Setup of red:
==> flow/design.v (excerpt) <==
module SNN(
	clk,
	rst_n,
	in_valid,
	img,
	ker,
	weight,
	out_valid,
	out_data
);
Size: ~390 flip-flops, about 38 I/O pins, about 0.056 mm^2 of cells after synthesis.
Settings: LEC_CHECK=0, ABC_AREA=1, CAP_MARGIN=20, CELL_PAD_IN_SITES_DETAIL_PLACEMENT=2, CELL_PAD_IN_SITES_GLOBAL_PLACEMENT=0, CORE_MARGIN=9, CORE_UTILIZATION=32, CTS_CLUSTER_DIAMETER=138, CTS_CLUSTER_SIZE=49, GPL_ROUTABILITY_DRIVEN=0, GPL_TIMING_DRIVEN=1, MAX_ROUTING_LAYER=met5, MIN_ROUTING_LAYER=met2, PLACE_DENSITY_LB_ADDON=0.24, SLEW_MARGIN=20, TNS_END_PERCENT=15; clock period 11.0 ns.
run.sh (not shown) runs the stock make flow with config.mk's settings and CLKGATE_MAP_FILE=.
What ended red was a tool error in global routing; the run never finished.
[inputs] blue vs red
- removing MIN_ROUTING_LAYER (formerly met2)
- removing PLACE_DENSITY_LB_ADDON (formerly 0.24)
- removing CELL_PAD_IN_SITES_DETAIL_PLACEMENT (formerly 2)
- removing MAX_ROUTING_LAYER (formerly met5)
- removing TNS_END_PERCENT (formerly 15)
- removing GPL_TIMING_DRIVEN (formerly 1)
- changing CORE_UTILIZATION from 32 to 72
- removing CELL_PAD_IN_SITES_GLOBAL_PLACEMENT (formerly 0)
- removing ABC_AREA (formerly 1)
- changing CORE_MARGIN from 9 to 2
- removing CTS_CLUSTER_DIAMETER (formerly 138)
- removing GPL_ROUTABILITY_DRIVEN (formerly 0)
- removing CTS_CLUSTER_SIZE (formerly 49)
- changing the clock period (ns, I/O delays scaled along) from 11.0 to 16.5
==> comparison <==
- blue did not make it past global routing, where a tool error ended it.
- Per the comparison of blue with red, number of buffers added for setup after CTS saw a decrease, die area shows a reduction of about 60%.
- Changes observed in blue relative to red: synthesized area went up by 950 um^2; cell count after placement went down by 32%.
diff inputs: blue => green
- swapping 72 for 40 in CORE_UTILIZATION
- swapping 16.5 for 17.0 in the clock period (ns, I/O delays scaled along)
### Flow results
green: flow completed, timing, DRC and antenna clean. blue got as far as global routing, where a tool error ended the run. green -> blue: net count of the mapped netlist delta 0, exact match. [green vs blue] chip width: higher in green. Placed wire-length estimate (green vs. blue) decreases by a few percent. Diff blue and green: number of buffers inserted to repair setup after CTS higher in blue. green against blue: synthesized-area fraction occupied by and/or/nand/nor cells barely changed; chip area saw an increase; cell area after synthesis stayed essentially flat; floorplan die height went up; cell count listed in synth_stat.txt shows no meaningful change.


== job 6511 ==
SNN again, from the RTL that the note above started with.
==> flow/config.mk <==
export PLATFORM = sky130hd
export DESIGN_NAME = SNN
export DESIGN_NICKNAME = SNN
export VERILOG_FILES = /design/flow/design.v
export SDC_FILE = /design/flow/constraint.sdc
export NUM_CORES = 4
export LEC_CHECK = 0
export ABC_AREA = 1
export CAP_MARGIN = 20
export CORE_MARGIN = 2
export CORE_UTILIZATION = 72
export CTS_CLUSTER_DIAMETER = 355
export CTS_CLUSTER_SIZE = 14
export PLACE_DENSITY_LB_ADDON = 0.06
export SLEW_MARGIN = 20
==> flow/constraint.sdc <==
create_clock -name core_clock -period 11.2 [get_ports {clk}]
set_input_delay 2.2400 -clock core_clock [delete_from_list [all_inputs] [get_ports {clk}]]
set_output_delay 2.2400 -clock core_clock [all_outputs]
set_load 0.01 [all_outputs]
The flow ended early for job 6511: it failed with a tool error in global routing (5_1_grt).
[inputs] job 5179 vs job 6511
Settings: clearing CTS_CLUSTER_DIAMETER, which used to be 355; clearing CTS_CLUSTER_SIZE, which used to be 14; clearing PLACE_DENSITY_LB_ADDON, which used to be 0.06; swapping 72 for 53 in CORE_UTILIZATION; swapping 11.2 for 9.16 in the clock period (ns, I/O delays scaled along).
Results
The log for job 5179 ends in global routing (5_1_grt) with error GRT-0232, so the run never completed.
Comparing job 6511 against job 5179, there is no change at all in area fraction in full adders, half adders and majority gates.
For the placed cell count, job 5179 came in 9.6% higher than job 6511 did.
From job 6511 to job 5179 the numbers moved as follows: number of buffers inserted by post-CTS setup repair higher, quantity of gates resized following cts climbed 70.
Compared to job 6511, job 5179 has half-perimeter wire length after detailed placement 34000 microns higher.
The weighted congestion at the end of routability-driven global placement reported for job 5179 is smaller than that of job 6511 by 0.42.
Per the comparison of job 5179 with job 6511, die width increased by about 16% relative to the old numbers, xor/xnor cell area share of the yosys netlist ~0 delta, placeable core region rose about 36%, vertical die size now sits higher, die size +about 35%.
--- input diff job 5179..job 4667 ---
Settings: PLACE_DENSITY_LB_ADDON newly set to 0.07; SETUP_SLACK_MARGIN newly set to 3.97; CORE_UTILIZATION changed from 53 to 58; the clock period (ns, I/O delays scaled along) changed from 9.16 to 13.5.
==> results <==
Re area of the mapped netlist: no difference whatsoever between job 5179 and job 4667.
Taking job 5179 as the reference, in job 4667 Yosys chip area saw little to no change, number of nets in the synthesized netlist neither gained nor lost much, detailed placement HPWL shrank by 4.1%.
When job 4667 is measured against job 5179, its instance area after placement turns out 4700 sq um lower.
Floorplan check, job 4667 vs job 5179: die outline smaller in job 4667
As of job 4667, total of cells resized after clock tree synthesis had fallen by more than 10% compared to job 5179.
On pre-placement core utilization: between job 4667 and job 5179, it ends up lower for job 5179.
Die extent in y: job 4667 vs job 5179 down about 4.4%
For job 4667, the flow was terminated by a tool error in global routing (5_1_grt) and produced no final design.
From job 5179 to job 4667, number of instances in the synthesized netlist did not move at all.
Here is what was changed in the inputs of job 5921 compared with job 4667.
Settings: a deleted PLACE_DENSITY_LB_ADDON that had been 0.07; a deleted ABC_AREA that had been 1; a change of CORE_MARGIN from 2 to 4; a deleted SETUP_SLACK_MARGIN that had been 3.97; an added PLACE_DENSITY of 0.85; a change of CORE_UTILIZATION from 58 to 23; a change of the clock period (ns, I/O delays scaled along) from 13.5 to 17.0.
==> results <==
- Job 5921 finished every step from synthesis to the final layout, and the layout passed the timing, design-rule and antenna checks.
- Die area of job 5921 exceeds that of job 4667 by more than 100%.
- Min gate count after technology mapping across job 5921 and job 4667: job 5921
- Horizontal die dimension in job 5921 is 190 microns above job 4667.
- In the flow results for job 5921 and job 4667, the yosys stat chip area is larger on job 5921.
- Area fraction in full adders, half adders and majority gates (job 5921 over job 4667): decrease, 0.39 points
